==> flow/design.v <==
`timescale 1ns / 1ps
module dualPortRAM(clk,rst,wr_en,rd_en,din,wr_add,rd_add,dout);
	input clk,rst;
	input wr_en, rd_en;
	input [5:0] wr_add,rd_add;
	input [7:0] din;
	output reg [7:0] dout;
	reg [7:0] ram [63:0];
	integer i;
	always@(posedge clk or posedge rst)begin
		if(rst)begin
			for(i=0;i<64;i=i+1)begin
				ram[i] <= 8'd0;
			end
			dout <=8'd0;
		end
		else begin
			if(wr_en)begin
				ram[wr_add] <= din;
			end
			if(rd_en)begin
				dout <= ram[rd_add];
			end
		end
	end
endmodule
==> flow/config.mk <==
export PLATFORM = sky130hd
export DESIGN_NAME = dualPortRAM
export DESIGN_NICKNAME = dualPortRAM
export VERILOG_FILES = /design/flow/design.v
export SDC_FILE = /design/flow/constraint.sdc
export NUM_CORES = 4
export LEC_CHECK = 0
export CAP_MARGIN = 20
export CORE_MARGIN = 2
export CORE_UTILIZATION = 67
export SETUP_SLACK_MARGIN = 0.7
export SLEW_MARGIN = 20
==> flow/constraint.sdc <==
create_clock -name core_clock -period 2.57 [get_ports {clk}]
set_input_delay 0.5140 -clock core_clock [delete_from_list [all_inputs] [get_ports {clk}]]
set_output_delay 0.5140 -clock core_clock [all_outputs]
set_load 0.01 [all_outputs]
run.sh (not shown) runs the stock make flow with config.mk's settings and CLKGATE_MAP_FILE=.
The starting point went through all stages and came out clean.
Then changed:
- CORE_UTILIZATION: 67 -> 40
- SETUP_SLACK_MARGIN: 0.7 -> 0.33
- clock period: 2.57 -> 3.57 ns (I/O delays scaled with it)
Effect: The new run finished clean; sequential share of layout area came out higher by 4.2 points; cell area came out lower by 9.1%; first-iteration DRC count came out lower by 30%; area after synthesis stays the same; die area came out higher by 66%; worst hold slack improves by 120 ps; flip-flop count does not change; core utilization came out lower by 41 points; count of clock-buffer cells in the layout came out higher by 11.
Then changed:
- ABC_AREA: unset -> 0
- CORE_UTILIZATION: 40 -> 69
- CTS_CLUSTER_DIAMETER: unset -> 44
- CTS_CLUSTER_SIZE: unset -> 46
- GPL_ROUTABILITY_DRIVEN: unset -> 1
- GPL_TIMING_DRIVEN: unset -> 1
- PLACE_DENSITY_LB_ADDON: unset -> 0.04
- SETUP_SLACK_MARGIN: 0.33 -> 0.61
- clock period: 3.57 -> 2.12 ns (I/O delays scaled with it)
Result: With this change the flow failed in 5_1_grt. Synthesized cell count is unchanged. Die area falls by 41%. Area after synthesis is unchanged.
Then changed:
- ABC_AREA: 0 -> unset
- CORE_UTILIZATION: 69 -> 66
- CTS_CLUSTER_DIAMETER: 44 -> unset
- CTS_CLUSTER_SIZE: 46 -> unset
- GPL_ROUTABILITY_DRIVEN: 1 -> unset
- GPL_TIMING_DRIVEN: 1 -> unset
- PLACE_DENSITY_LB_ADDON: 0.04 -> unset
- SETUP_SLACK_MARGIN: 0.61 -> 0.59
- clock period: 2.12 -> 2.04 ns (I/O delays scaled with it)
Effect: With this change the flow reached the layout checks and failed them: setup timing. Area after synthesis stays the same. Die size is higher by a few percent. Synthesized cell count stays the same.

---

Setup of run 1:
// dualPortRAM: RTL as listed in full above, without the edits since
Settings: LEC_CHECK=0, CAP_MARGIN=20, CORE_MARGIN=2, CORE_UTILIZATION=69, CTS_CLUSTER_DIAMETER=90, CTS_CLUSTER_SIZE=23, PLACE_DENSITY=0.65, SETUP_SLACK_MARGIN=-0.15, SLEW_MARGIN=20; clock period 1.98 ns.
Every stage of run 1 finished as expected; the final checks, on the other hand, flagged negative setup slack, which means the layout fails.
Modified inputs, run 2 compared to run 1
Settings: an added GPL_ROUTABILITY_DRIVEN of 0; a deleted PLACE_DENSITY that had been 0.65; a change of CORE_UTILIZATION from 69 to 40; an added PLACE_DENSITY_LB_ADDON of 0.29; a deleted CTS_CLUSTER_DIAMETER that had been 90; an added CELL_PAD_IN_SITES_GLOBAL_PLACEMENT of 3; a deleted CTS_CLUSTER_SIZE that had been 23; a change of SETUP_SLACK_MARGIN from -0.15 to -0.32; an added MAX_ROUTING_LAYER of met4; an added CORE_ASPECT_RATIO of 1.42; a change of the clock period (ns, I/O delays scaled along) from 1.98 to 3.6.
[summary]
- | run 1 | all stages done | FAIL | negative setup slack |
- Run 2 finished every stage and its layout cleared the timing, DRC and antenna checks.
- In run 2 relative to run 1, width of the die had gone up by more than 10%.
- Compared with run 1, run 2 shows final instance area that has gone down by a few percent.
- NOTE via count run 1->run 2 decreased by more than 10%
- Summary — power per cell area, run 2 relative to run 1: lower, by about 34%.
- The worst hold slack of run 2 exceeds that of run 1 by 0.20 ns.
- Compared with run 1, total wire length after detailed routing in run 2 increased by a few percent.
- Run 2 vs run 1, worst setup slack went up by 0.51 ns.
- met1 routed wirelength after detailed routing for run 2: 25% up relative to run 1
- Compared with run 1, run 2 improves switching power.
- Run 2: net switching share of the total power 2.2 points below run 1
- Cell type of the slowest stage on the worst timing path = sky130_fd_sc_hd__a2111oi_0: run 2; cell type of the slowest stage on the worst timing path = sky130_fd_sc_hd__dfrtp_1: run 1
The following lists how run 3 was set up differently from run 2:
Settings: a change of CORE_UTILIZATION from 40 to 66; a deleted CELL_PAD_IN_SITES_GLOBAL_PLACEMENT that had been 3; a deleted CORE_ASPECT_RATIO that had been 1.42; a deleted SETUP_SLACK_MARGIN that had been -0.32; a deleted MAX_ROUTING_LAYER that had been met4; a deleted GPL_ROUTABILITY_DRIVEN that had been 0; a deleted PLACE_DENSITY_LB_ADDON that had been 0.29; a change of the clock period (ns, I/O delays scaled along) from 3.6 to 2.95.
### Flow results
- Run 3 finished all stages; layout check result: FAIL, due to negative setup slack.
- Post-detailed-routing wire length came out lower on run 3 than on run 2.
- The combinational power in run 2 is 0.78 times that in run 3.
- Run 3 vs. run 2: final area went up by 2.1%.
- Diff run 3..run 2 | post-synthesis cell area | unchanged
- The higher worst slew margin relative to its limit of run 2 and run 3 is in run 3.
- In the tables for run 2 and run 3, number of instances resized during post-cts repair reads lower with run 2.
- Compared run 3 vs run 2, and worst-case reg-to-reg path depth is down in run 3.
- Run 3 does worse than run 2 on worst setup skew after layout.
- Reported for run 2 and run 3, H-tree depth turned out identical to the last digit.
- Between run 2 and run 3, the leftover overflow at the end of global routing figures differ only marginally.
What run 4 does differently from run 3 at the input level:
Settings: setting CELL_PAD_IN_SITES_GLOBAL_PLACEMENT to 0 for the first time; setting PLACE_DENSITY_LB_ADDON to 0.2 for the first time; changing CORE_UTILIZATION from 66 to 33; setting CORE_ASPECT_RATIO to 1.27 for the first time; changing the clock period (ns, I/O delays scaled along) from 2.95 to 5.67.
### Flow results
Vertical die size, run 3 and run 4: smaller value in run 3. Cmp run 4 vs run 3: required time reported for the critical path endpoint higher in run 4. Run 4 finished every step from synthesis to the final layout, and the layout passed the timing, DRC and antenna checks. Period utilization: run 4 vs run 3 down 23 points. The end point of the critical path comes out dout[1] in one run and dout[0] in the other, namely in run 3 and run 4 respectively. Of run 3 and run 4, the higher buffer count excluding the clock tree in the final layout belongs to run 3. Violation count after the first detailed-route iteration, run 3 and run 4, lower one = run 4. Compared to run 3, run 4 shows a wider setup margin. On global-route wire length before repair, run 3 beats run 4. Lower initial antenna violation count among run 3 and run 4: run 4. Compare run 3 and run 4 | global-route usage lower: run 4.

---

RTL: the design.v shown in full above, as it stands there.
export LEC_CHECK = 0
export ABC_AREA = 0
export CAP_MARGIN = 20
export CORE_MARGIN = 9
export CORE_UTILIZATION = 56
export CTS_CLUSTER_DIAMETER = 25
export CTS_CLUSTER_SIZE = 57
export GPL_ROUTABILITY_DRIVEN = 1
export PLACE_DENSITY_LB_ADDON = 0.17
export SETUP_SLACK_MARGIN = 0.15
export SLEW_MARGIN = 0
export TNS_END_PERCENT = 95
create_clock -name core_clock -period 2.25 [get_ports {clk}]
The baseline ran to the end with no violations.
Next try:
ABC_AREA = unset   (was 0)
CORE_MARGIN = 2   (was 9)
CORE_UTILIZATION = 40   (was 56)
CTS_CLUSTER_DIAMETER = unset   (was 25)
CTS_CLUSTER_SIZE = unset   (was 57)
GPL_ROUTABILITY_DRIVEN = unset   (was 1)
PLACE_DENSITY_LB_ADDON = unset   (was 0.17)
SETUP_SLACK_MARGIN = unset   (was 0.15)
SLEW_MARGIN = 20   (was 0)
TNS_END_PERCENT = unset   (was 95)
clock period = 3.57 ns   (was 2.25 ns; I/O delays follow)
=> Setup slack gets better by 150 ps. Non-clock buffer count falls by 184. Die area rises by about a fifth. First-iteration DRC count falls by about a fifth. Via count falls by roughly a tenth. Cell count falls by a few percent.
Next try:
ABC_AREA = 0   (was unset)
CORE_UTILIZATION = 66   (was 40)
CTS_CLUSTER_DIAMETER = 44   (was unset)
CTS_CLUSTER_SIZE = 46   (was unset)
GPL_ROUTABILITY_DRIVEN = 1   (was unset)
GPL_TIMING_DRIVEN = 1   (was unset)
PLACE_DENSITY = 0.65   (was unset)
SETUP_SLACK_MARGIN = -0.03   (was unset)
clock period = 2.05 ns   (was 3.57 ns; I/O delays follow)
Effect: The changed run completed, yet does not pass: negative setup slack. Final area goes up by 6.2%. Global-route usage goes up by 21 points. Sequential share of layout area goes down by 2.7 points. Worst setup slack gets worse by 350 ps.
Next try:
CORE_UTILIZATION = 69   (was 66)
PLACE_DENSITY = unset   (was 0.65)
PLACE_DENSITY_LB_ADDON = 0.04   (was unset)
SETUP_SLACK_MARGIN = 0.64   (was -0.03)
clock period = 2.21 ns   (was 2.05 ns; I/O delays follow)
=> The new run ended with an error in 5_1_grt (GRT-0232); synthesized area is unchanged; synthesized cell count stays the same; die area goes down by 4.3%.

---

Setup of run A:
RTL: the design.v shown in full above, as it stands there.
==> flow/config.mk <==
export PLATFORM = sky130hd
export DESIGN_NAME = dualPortRAM
export DESIGN_NICKNAME = dualPortRAM
export VERILOG_FILES = /design/flow/design.v
export SDC_FILE = /design/flow/constraint.sdc
export NUM_CORES = 4
export LEC_CHECK = 0
export ABC_AREA = 1
export CAP_MARGIN = 20
export CELL_PAD_IN_SITES_DETAIL_PLACEMENT = 1
export CELL_PAD_IN_SITES_GLOBAL_PLACEMENT = 2
export CORE_MARGIN = 10
export CORE_UTILIZATION = 40
export CTS_CLUSTER_SIZE = 54
export GPL_ROUTABILITY_DRIVEN = 0
export GPL_TIMING_DRIVEN = 1
export MAX_ROUTING_LAYER = met4
export MIN_ROUTING_LAYER = met2
export SLEW_MARGIN = 40
export TNS_END_PERCENT = 20
==> flow/constraint.sdc <==
create_clock -name core_clock -period 2.28 [get_ports {clk}]
set_input_delay 0.4560 -clock core_clock [delete_from_list [all_inputs] [get_ports {clk}]]
set_output_delay 0.4560 -clock core_clock [all_outputs]
set_load 0.01 [all_outputs]
Run A: complete, dirty (negative setup slack)
What run B does differently from run A at the input level:
Settings: GPL_TIMING_DRIVEN removed (was 1); CTS_CLUSTER_SIZE removed (was 54); CORE_ASPECT_RATIO newly set to 1.42; CELL_PAD_IN_SITES_GLOBAL_PLACEMENT changed from 2 to 3; TNS_END_PERCENT removed (was 20); CTS_CLUSTER_DIAMETER newly set to 96; MIN_ROUTING_LAYER removed (was met2); PLACE_DENSITY_LB_ADDON newly set to 0.08; CELL_PAD_IN_SITES_DETAIL_PLACEMENT removed (was 1); SLEW_MARGIN changed from 40 to 20; CORE_UTILIZATION changed from 40 to 26; ABC_AREA removed (was 1); SETUP_SLACK_MARGIN newly set to -0.32; CORE_MARGIN changed from 10 to 2; the clock period (ns, I/O delays scaled along) changed from 2.28 to 3.6.
Notes after the runs:
Run A has lower number of tap instances than run B. Cell area after placement was higher in the run labelled run B. Synthesized cell count: run B vs run A down 1121. Going from run A to run B, synthesized area increased by about 1.8% relative to the old numbers, smallest setup slack after layout increased by 340 ps relative to the old numbers, design area decreased by 0.48% relative to the old numbers. NOTE: relative area of non-clock buffer cells in the final design in run B falls short of that of run A. Run B completed end to end with timing, DRC and antenna clean. The lower arrival time of the worst setup path came out of run A.
The inputs of run C differ from those of run B as listed below.
Settings: an added CTS_CLUSTER_SIZE of 35; a change of CORE_UTILIZATION from 26 to 64; a deleted CTS_CLUSTER_DIAMETER that had been 96; a deleted PLACE_DENSITY_LB_ADDON that had been 0.08; an added TNS_END_PERCENT of 5; a deleted GPL_ROUTABILITY_DRIVEN that had been 0; a deleted CORE_ASPECT_RATIO that had been 1.42; a deleted CELL_PAD_IN_SITES_GLOBAL_PLACEMENT that had been 3; a deleted MAX_ROUTING_LAYER that had been met4; a deleted SETUP_SLACK_MARGIN that had been -0.32; a change of the clock period (ns, I/O delays scaled along) from 3.6 to 2.95.
[summary]
To summarise run C: no stage aborted, but the layout did not pass its checks, failing on negative setup slack. From run B to run C the numbers moved as follows: count of plain and timing-repair buffers rose 26; final-layout non-clock buffer area share rose 0.72 points; total negative slack fell 18 ps; signed area change from the synthesized netlist to the final layout fell 4.3 points. Critical path depth in run C is 1 lower than in run B. On design area, run C does better than run B. Density: run C denser than run B. Clock-buffer cell count (run C / run B): 0.920. Run C vs run B — met2 routing resource usage after global routing rose 20 points.
Power is estimated from default activity; no workload was simulated.
